## Top_1553B_APB
module Top_1553B_APB
(
  APB_CLK,
  APB_RESETn,
  APB_RDATA,
  APB_READY,
  APB_SLVERR,
  APB_STRB,
  APB_PROT, 
  APB_ADDR,
  APB_ENABLE,
  APB_WRITE,
  APB_WDATA,
  APB_SEL,
  rx0_1553,
  tx0_1553,
  tx0_en,
  rx1_1553,
  tx1_1553,
  tx1_en
);
make LEC_CHECK=0 ABC_AREA=1 CAP_MARGIN=20 CORE_MARGIN=2 CORE_UTILIZATION=72 SETUP_SLACK_MARGIN=0.29 SLEW_MARGIN=20 finish   # period 2.33 ns
run.sh (not shown) runs the stock make flow with config.mk's settings and CLKGATE_MAP_FILE=.
The first run reached the layout checks and failed them: setup timing.
Then changed:
- ABC_AREA: 1 -> not set
- CORE_UTILIZATION: 72 -> 57
- SETUP_SLACK_MARGIN: 0.29 -> not set
- clock period: 2.33 -> 5.25 ns (I/O delays scaled with it)
=> Now the flow produced a clean layout; setup slack gets better by 1900 ps; final cell count is lower by about 30%; cell area fell by about 9%; clock skew came out lower by 11 ps.
Then changed:
- CORE_UTILIZATION: 57 -> 40
- clock period: 5.25 -> 4.19 ns (I/O delays scaled with it)
After rerunning: The new run ran to the end with no violations. Utilization goes down by 18 points. Synthesized cell count does not change. Flip-flop count does not change. Via count falls by 1.1%. Die area rose by 42%.

========
Top_1553B_APB again, from the RTL that the note above started with.
clock: 3.74 ns
lec_check: 0
abc_area: 1
cap_margin: 20
core_margin: 2
core_utilization: 20
cts_cluster_diameter: 71
cts_cluster_size: 12
gpl_routability_driven: 0
place_density: 0.48
slew_margin: 20
The starting point passed the timing, DRC and antenna checks.
Then changed:
ABC_AREA = default   (was 1)
CORE_UTILIZATION = 70   (was 20)
CTS_CLUSTER_DIAMETER = default   (was 71)
CTS_CLUSTER_SIZE = 15   (was 12)
GPL_ROUTABILITY_DRIVEN = default   (was 0)
PLACE_DENSITY = default   (was 0.48)
clock period = 2.35 ns   (was 3.74 ns; I/O delays follow)
This time the run finished with setup timing left.
Setup slack got worse by 0.60 ns.
Design area came out lower by 2.6%.
Cell count came out lower by 49%.
Hold slack improved by 0.088 ns.
Non-clock buffer count came out higher by 190.
Sequential share of layout area came out higher by 1.6 points.
Flip-flop count does not change.
Clock skew came out lower by 0.046 ns.
Then changed:
CAP_MARGIN = 0   (was 20)
SETUP_SLACK_MARGIN = 0.67   (was default)
Result: The changed run finished but fails on setup timing; power increases by 4.6%; critical path depth grows by 3; core utilization came out higher by 4.8 points; die size is unchanged; sequential share of layout area came out lower by 3.3 points; worst setup slack loses 0.27 ns; clock power increases by about 6%; count of clock-buffer cells in the layout went down by 19.
Then changed:
CAP_MARGIN = 20   (was 0)
CORE_UTILIZATION = 72   (was 70)
CTS_CLUSTER_SIZE = 17   (was 15)
SETUP_SLACK_MARGIN = 0.69   (was 0.67)
clock period = 2.33 ns   (was 2.35 ns; I/O delays follow)
The changed run never finished: it broke off in global routing (ODB-0269).
Die size goes down by 2.7%.
Synthesized cell count is unchanged.
Synthesized area does not change.

========
## job 2145
Starting RTL as in the previous note.
make LEC_CHECK=0 ABC_AREA=0 CAP_MARGIN=20 CELL_PAD_IN_SITES_DETAIL_PLACEMENT=0 CORE_MARGIN=2 CORE_UTILIZATION=72 CTS_CLUSTER_SIZE=20 GPL_ROUTABILITY_DRIVEN=0 GPL_TIMING_DRIVEN=1 MAX_ROUTING_LAYER=met5 MIN_ROUTING_LAYER=met1 PLACE_DENSITY_LB_ADDON=0.03 SETUP_SLACK_MARGIN=-0.0 SLEW_MARGIN=20 finish   # period 2.33 ns
The flow completed for job 2145, but it is not clean: the layout still shows negative setup slack.
Inputs modified between job 2145 and job 3715:
Settings: changing SETUP_SLACK_MARGIN from -0.0 to 0.68; setting CTS_CLUSTER_DIAMETER to 380 for the first time.
Findings:
As for a clean layout from job 3715 and job 2145, there is none.
The final report for job 2145 shows a completed flow and a layout that fails verification, specifically negative setup slack.
Going from job 2145 to job 3715, non-clock buffer count increased about 3.8%, worst hold slack decreased 0.18 ns.
Of job 3715 and job 2145, the lower final critical path time including I/O delays and setup belongs to job 2145.
Side by side, detail-routed via count per cell turned out lower in job 3715 than in job 2145.
From job 2145 to job 3715, area enclosed by the die boundary did not move at all.
Job 3715 vs. job 2145: total power after layout now smaller; peak clock frequency supported by timing went down by 12%.
For job 2816, these inputs were changed with respect to job 3715:
Settings: clearing PLACE_DENSITY_LB_ADDON, which used to be 0.03; clearing ABC_AREA, which used to be 0; clearing MAX_ROUTING_LAYER, which used to be met5; clearing CELL_PAD_IN_SITES_DETAIL_PLACEMENT, which used to be 0; clearing CTS_CLUSTER_DIAMETER, which used to be 380; swapping 20 for 17 in CTS_CLUSTER_SIZE; clearing MIN_ROUTING_LAYER, which used to be met1; clearing SETUP_SLACK_MARGIN, which used to be 0.68; clearing GPL_ROUTABILITY_DRIVEN, which used to be 0; clearing GPL_TIMING_DRIVEN, which used to be 1; swapping 2.33 for 2.34 in the clock period (ns, I/O delays scaled along).
## What came out
Final checks on job 2816, whose flow otherwise completed, came back failing, citing negative setup slack.
Combinational gate area, job 3715 and job 2816: smaller value in job 2816
Diff job 3715 -> job 2816 | met1 wire length | up by a few percent
Critical path depth: job 2816 lower than job 3715
Summary of job 2816 over job 3715: internal power up 6700 uW; final area now larger; clock power share saw an increase; total negative setup slack rose 32.89 ns; sum of internal, switching and leakage power grew by 9300 uW.
Relative to job 3715, measured slew at the worst slew-check pin increased by 0.063 ns in job 2816.
For job 8474, these inputs were changed with respect to job 2816:
Settings: a change of CORE_UTILIZATION from 72 to 40; a deleted CTS_CLUSTER_SIZE that had been 17; an added PLACE_DENSITY_LB_ADDON of 0.19; an added CORE_ASPECT_RATIO of 1.74; a change of the clock period (ns, I/O delays scaled along) from 2.34 to 10.0.
### Flow results
No stage failed in job 8474, and the final checks on the layout all came back clean. When job 8474 is set beside job 2816, its number of nets in the layout turns out to be about 8% smaller. Run comparison: job 8474 endpoint of the most critical setup path CoreOne_inst.encoder_fifo.cnt[5]$_SDFFE_PN0P_; job 2816 endpoint of the most critical setup path CoreOne_inst.encoder_fifo.mem[20][12]$_DFFE_PP_. Count of clock tree sinks came out exactly the same in job 8474 and job 2816. Worst ir drop on vdd: job 8474 vs job 2816 down 1.3 mV.

========
Top_1553B_APB again, from the RTL that the note above started with.
==> flow/design.v (excerpt) <==
module Top_1553B_APB
(
  APB_CLK,
  APB_RESETn,
  APB_RDATA,
  APB_READY,
  APB_SLVERR,
  APB_STRB,
  APB_PROT, 
  APB_ADDR,
  APB_ENABLE,
  APB_WRITE,
  APB_WDATA,
  APB_SEL,
  rx0_1553,
  tx0_1553,
  tx0_en,
  rx1_1553,
  tx1_1553,
  tx1_en
);
make LEC_CHECK=0 ABC_AREA=0 CAP_MARGIN=20 CELL_PAD_IN_SITES_DETAIL_PLACEMENT=1 CELL_PAD_IN_SITES_GLOBAL_PLACEMENT=1 CORE_ASPECT_RATIO=1.47 CORE_MARGIN=10 CORE_UTILIZATION=48 CTS_CLUSTER_DIAMETER=332 GPL_ROUTABILITY_DRIVEN=0 GPL_TIMING_DRIVEN=0 MAX_ROUTING_LAYER=met5 MIN_ROUTING_LAYER=met1 SETUP_SLACK_MARGIN=-0.0 SLEW_MARGIN=40 TNS_END_PERCENT=75 finish   # period 4.39 ns
The baseline finished with timing, DRC and antenna clean.
Next try:
==> flow/config.mk (replaced) <==
export PLATFORM = sky130hd
export DESIGN_NAME = Top_1553B_APB
export DESIGN_NICKNAME = Top_1553B_APB
export VERILOG_FILES = /design/flow/design.v
export SDC_FILE = /design/flow/constraint.sdc
export NUM_CORES = 4
export LEC_CHECK = 0
export CAP_MARGIN = 20
export CORE_MARGIN = 2
export CORE_UTILIZATION = 72
export MAX_ROUTING_LAYER = met4
export SLEW_MARGIN = 20
==> flow/constraint.sdc (replaced) <==
create_clock -name core_clock -period 7.19 [get_ports {APB_CLK}]
set_input_delay 1.4380 -clock core_clock [delete_from_list [all_inputs] [get_ports {APB_CLK}]]
set_output_delay 1.4380 -clock core_clock [all_outputs]
set_load 0.01 [all_outputs]
Result: Via count rises by 2.3%. Die area falls by 39%. Power falls by 40%. Final cell count falls by 15%. Wire length falls by 9.5%.
Next try:
--- a/flow/config.mk
+++ b/flow/config.mk
@@ -9,4 +9,4 @@
 export CORE_MARGIN = 2
-export CORE_UTILIZATION = 72
-export MAX_ROUTING_LAYER = met4
+export CORE_UTILIZATION = 40
+export SETUP_SLACK_MARGIN = 0.99
 export SLEW_MARGIN = 20
==> flow/constraint.sdc (replaced) <==
create_clock -name core_clock -period 4.19 [get_ports {APB_CLK}]
set_input_delay 0.8380 -clock core_clock [delete_from_list [all_inputs] [get_ports {APB_CLK}]]
set_output_delay 0.8380 -clock core_clock [all_outputs]
set_load 0.01 [all_outputs]
What happened: Flip-flop count does not change; via count came out lower by a few percent; area after synthesis does not change; non-clock buffer count is higher by 52; power went up by well over a third; cell count went up by about a fifth; die size rises by well over a third; setup slack gets worse by 2300 ps.
Next try:
--- a/flow/config.mk
+++ b/flow/config.mk
@@ -9,4 +9,4 @@
 export CORE_MARGIN = 2
-export CORE_UTILIZATION = 40
-export SETUP_SLACK_MARGIN = 0.99
+export CORE_UTILIZATION = 70
+export CTS_CLUSTER_SIZE = 17
 export SLEW_MARGIN = 20
==> flow/constraint.sdc (replaced) <==
create_clock -name core_clock -period 2.49 [get_ports {APB_CLK}]
set_input_delay 0.4980 -clock core_clock [delete_from_list [all_inputs] [get_ports {APB_CLK}]]
set_output_delay 0.4980 -clock core_clock [all_outputs]
set_load 0.01 [all_outputs]
The changed run finished but failed the layout checks on negative setup slack.
Die size went down by 42%.
Worst hold slack is worse by 91 ps.
Area after synthesis does not change.
Flip-flop count is unchanged.
Synthesized cell count does not change.
Critical path depth does not change.
Clock skew went down by 17 ps.
Non-clock buffer count went up by 146.
Next try:
--- a/flow/config.mk
+++ b/flow/config.mk
@@ -9,4 +9,5 @@
 export CORE_MARGIN = 2
-export CORE_UTILIZATION = 70
+export CORE_UTILIZATION = 72
 export CTS_CLUSTER_SIZE = 17
+export SETUP_SLACK_MARGIN = 0.36
 export SLEW_MARGIN = 20
==> flow/constraint.sdc (replaced) <==
create_clock -name core_clock -period 2.33 [get_ports {APB_CLK}]
set_input_delay 0.4660 -clock core_clock [delete_from_list [all_inputs] [get_ports {APB_CLK}]]
set_output_delay 0.4660 -clock core_clock [all_outputs]
set_load 0.01 [all_outputs]
What happened: The new run completed and failed the layout checks on negative setup slack. Synthesized area stays the same. Design area grows by a few percent. Sequential power grows by a little under a tenth. Via count grows by about a fifth. Final cell count grows slightly. Total power grows by roughly a tenth. Clock skew grows by 7.5 ps. Combinational power grows by well over a third.

========
Top_1553B_APB again, from the RTL that the note above started with.
clock: 2.86 ns
lec_check: 0
abc_area: 0
cap_margin: 20
cell_pad_in_sites_detail_placement: 1
cell_pad_in_sites_global_placement: 1
core_aspect_ratio: 1.47
core_margin: 5
core_utilization: 48
gpl_routability_driven: 0
gpl_timing_driven: 1
max_routing_layer: met4
min_routing_layer: met1
place_density_lb_addon: 0.03
setup_slack_margin: -0.0
slew_margin: 20
tns_end_percent: 75
The starting point completed without violations.
Change:
==> flow/config.mk (replaced) <==
export PLATFORM = sky130hd
export DESIGN_NAME = Top_1553B_APB
export DESIGN_NICKNAME = Top_1553B_APB
export VERILOG_FILES = /design/flow/design.v
export SDC_FILE = /design/flow/constraint.sdc
export NUM_CORES = 4
export LEC_CHECK = 0
export ABC_AREA = 1
export CAP_MARGIN = 20
export CORE_MARGIN = 2
export CORE_UTILIZATION = 72
export CTS_CLUSTER_DIAMETER = 203
export MAX_ROUTING_LAYER = met4
export PLACE_DENSITY_LB_ADDON = 0.03
export SETUP_SLACK_MARGIN = 1.75
export SLEW_MARGIN = 20
==> flow/constraint.sdc (replaced) <==
create_clock -name core_clock -period 6.06 [get_ports {APB_CLK}]
set_input_delay 1.2120 -clock core_clock [delete_from_list [all_inputs] [get_ports {APB_CLK}]]
set_output_delay 1.2120 -clock core_clock [all_outputs]
set_load 0.01 [all_outputs]
Die size is lower by about 32%.
Cell count went up by about 22%.
Synthesized area grows by 4.5%.
Global-route usage rises by 12 points.
Total power drops by about 50%.
Setup slack improved by 2200 ps.
Combinational power came out higher by about 27%.
Design area stays flat.
Non-clock buffer count fell by 127.
Core utilization grows by 24 points.
Flip-flop count stays the same.
Change:
--- a/flow/config.mk
+++ b/flow/config.mk
@@ -14,3 +14,2 @@
 export PLACE_DENSITY_LB_ADDON = 0.03
-export SETUP_SLACK_MARGIN = 1.75
 export SLEW_MARGIN = 20
==> flow/constraint.sdc (replaced) <==
create_clock -name core_clock -period 7.19 [get_ports {APB_CLK}]
set_input_delay 1.4380 -clock core_clock [delete_from_list [all_inputs] [get_ports {APB_CLK}]]
set_output_delay 1.4380 -clock core_clock [all_outputs]
set_load 0.01 [all_outputs]
Non-clock buffer count increases by 2. Critical path depth decreases by 6. Die size stays the same. Final cell count stays flat. Sequential power decreases by 16%. Setup slack is better by 890 ps. Core utilization barely changes.
Change:
==> flow/config.mk (replaced) <==
export PLATFORM = sky130hd
export DESIGN_NAME = Top_1553B_APB
export DESIGN_NICKNAME = Top_1553B_APB
export VERILOG_FILES = /design/flow/design.v
export SDC_FILE = /design/flow/constraint.sdc
export NUM_CORES = 4
export LEC_CHECK = 0
export CAP_MARGIN = 20
export CORE_MARGIN = 2
export CORE_UTILIZATION = 64
export SLEW_MARGIN = 20
==> flow/constraint.sdc (replaced) <==
create_clock -name core_clock -period 4.83 [get_ports {APB_CLK}]
set_input_delay 0.9660 -clock core_clock [delete_from_list [all_inputs] [get_ports {APB_CLK}]]
set_output_delay 0.9660 -clock core_clock [all_outputs]
set_load 0.01 [all_outputs]
Routed wire length decreases by roughly a tenth; combinational power decreases by well over a third; synthesized area decreases by a few percent; first-iteration DRC count decreases by a quarter to a third.

========
== pepper ==
Top_1553B_APB again, from the RTL that the note above started with.
export LEC_CHECK = 0
export ABC_AREA = 0
export CAP_MARGIN = 20
export CELL_PAD_IN_SITES_DETAIL_PLACEMENT = 1
export CELL_PAD_IN_SITES_GLOBAL_PLACEMENT = 1
export CORE_ASPECT_RATIO = 1.47
export CORE_MARGIN = 5
export CORE_UTILIZATION = 48
export CTS_CLUSTER_DIAMETER = 270
export GPL_ROUTABILITY_DRIVEN = 0
export GPL_TIMING_DRIVEN = 1
export MAX_ROUTING_LAYER = met5
export MIN_ROUTING_LAYER = met1
export PLACE_DENSITY_LB_ADDON = 0.03
export SETUP_SLACK_MARGIN = -0.0
export SLEW_MARGIN = 20
export TNS_END_PERCENT = 75
create_clock -name core_clock -period 2.86 [get_ports {APB_CLK}]
pepper reached the end of the flow, and the finished layout is clean on the timing, DRC and antenna checks.
Setup changes, pepper to maple
Settings: a change of GPL_TIMING_DRIVEN from 1 to 0; a change of the clock period (ns, I/O delays scaled along) from 2.86 to 4.39.
==> comparison <==
Summary of maple over pepper: register fraction of the total cell area stayed essentially flat, power share of the sequential group up 1.2 points, leakage power summed over all cells now sits lower.
Routed wire length ends up higher on maple.
Relative to pepper, overall global routing resource usage increased by 1.6 points in maple.
Comparing maple and pepper, worst slack at placement is higher on pepper.
[maple] total power fell 0.019 W relative to pepper
The smallest hold slack number comes out lower for maple vs pepper.
The critical path capture point comes out CoreOne_inst.mil1553_decoder.skip_counter[2]$_SDFFE_PN0P_ in one run and CoreOne_inst.encoder_fifo.cnt[5]$_SDFFE_PN0P_ in the other, namely in pepper and maple respectively.
The following lists how onyx was set up differently from maple:
Settings: swapping -0.0 for 0.66 in SETUP_SLACK_MARGIN; swapping 0 for 1 in GPL_TIMING_DRIVEN; swapping 5 for 2 in CORE_MARGIN; putting HOLD_SLACK_MARGIN at 0.29 where nothing was set; clearing CELL_PAD_IN_SITES_GLOBAL_PLACEMENT, which used to be 1; putting CTS_CLUSTER_SIZE at 20 where nothing was set; clearing CORE_ASPECT_RATIO, which used to be 1.47; clearing TNS_END_PERCENT, which used to be 75; clearing CTS_CLUSTER_DIAMETER, which used to be 270; swapping 1 for 0 in CELL_PAD_IN_SITES_DETAIL_PLACEMENT; swapping 48 for 72 in CORE_UTILIZATION; swapping 4.39 for 2.33 in the clock period (ns, I/O delays scaled along).
Notes after the runs:
Run status, onyx: aborted in 4_1_cts, error DPL-0033. Placed cell area, onyx and maple: smaller value in maple. Taking maple as the reference, in onyx row count fell by 54; gate count of the mapped netlist saw little to no change; die area shows a reduction of 0.051 mm²; final HPWL from detailed placement lost about 24%. Reported for onyx and maple, chip area line of the yosys report turned out identical to the last digit.
Setup changes, onyx to violet
Settings: MAX_ROUTING_LAYER no longer set, was met5; HOLD_SLACK_MARGIN no longer set, was 0.29; ABC_AREA no longer set, was 0; GPL_ROUTABILITY_DRIVEN no longer set, was 0; GPL_TIMING_DRIVEN no longer set, was 1; MIN_ROUTING_LAYER no longer set, was met1; SETUP_SLACK_MARGIN now -0.23, was 0.66; PLACE_DENSITY_LB_ADDON no longer set, was 0.03; CTS_CLUSTER_SIZE now 17, was 20; CELL_PAD_IN_SITES_DETAIL_PLACEMENT no longer set, was 0.
==> comparison <==
Status violet: flow complete, layout not clean - setup timing
Changes observed in violet relative to onyx: half-perimeter wire length after placement saw an increase, count of placed standard cells including taps picked up an extra 18, count of different cell masters after synthesis closely matched the old numbers, placement-stage worst setup slack grew by 0.013 ns.
Comparing violet against onyx, there is no change at all in number of flops mapped to enable cells by yosys.
Diff onyx -> violet: core utilization before placement about even, xor and xnor fraction of the mapped netlist area stayed essentially flat.
The final reports for violet and onyx show total placed instance area lower in the former.
Die width came out exactly the same in violet and onyx.
Yosys chip area: onyx vs violet identical
Die area: onyx vs violet identical
Power is estimated from default activity; no workload was simulated.
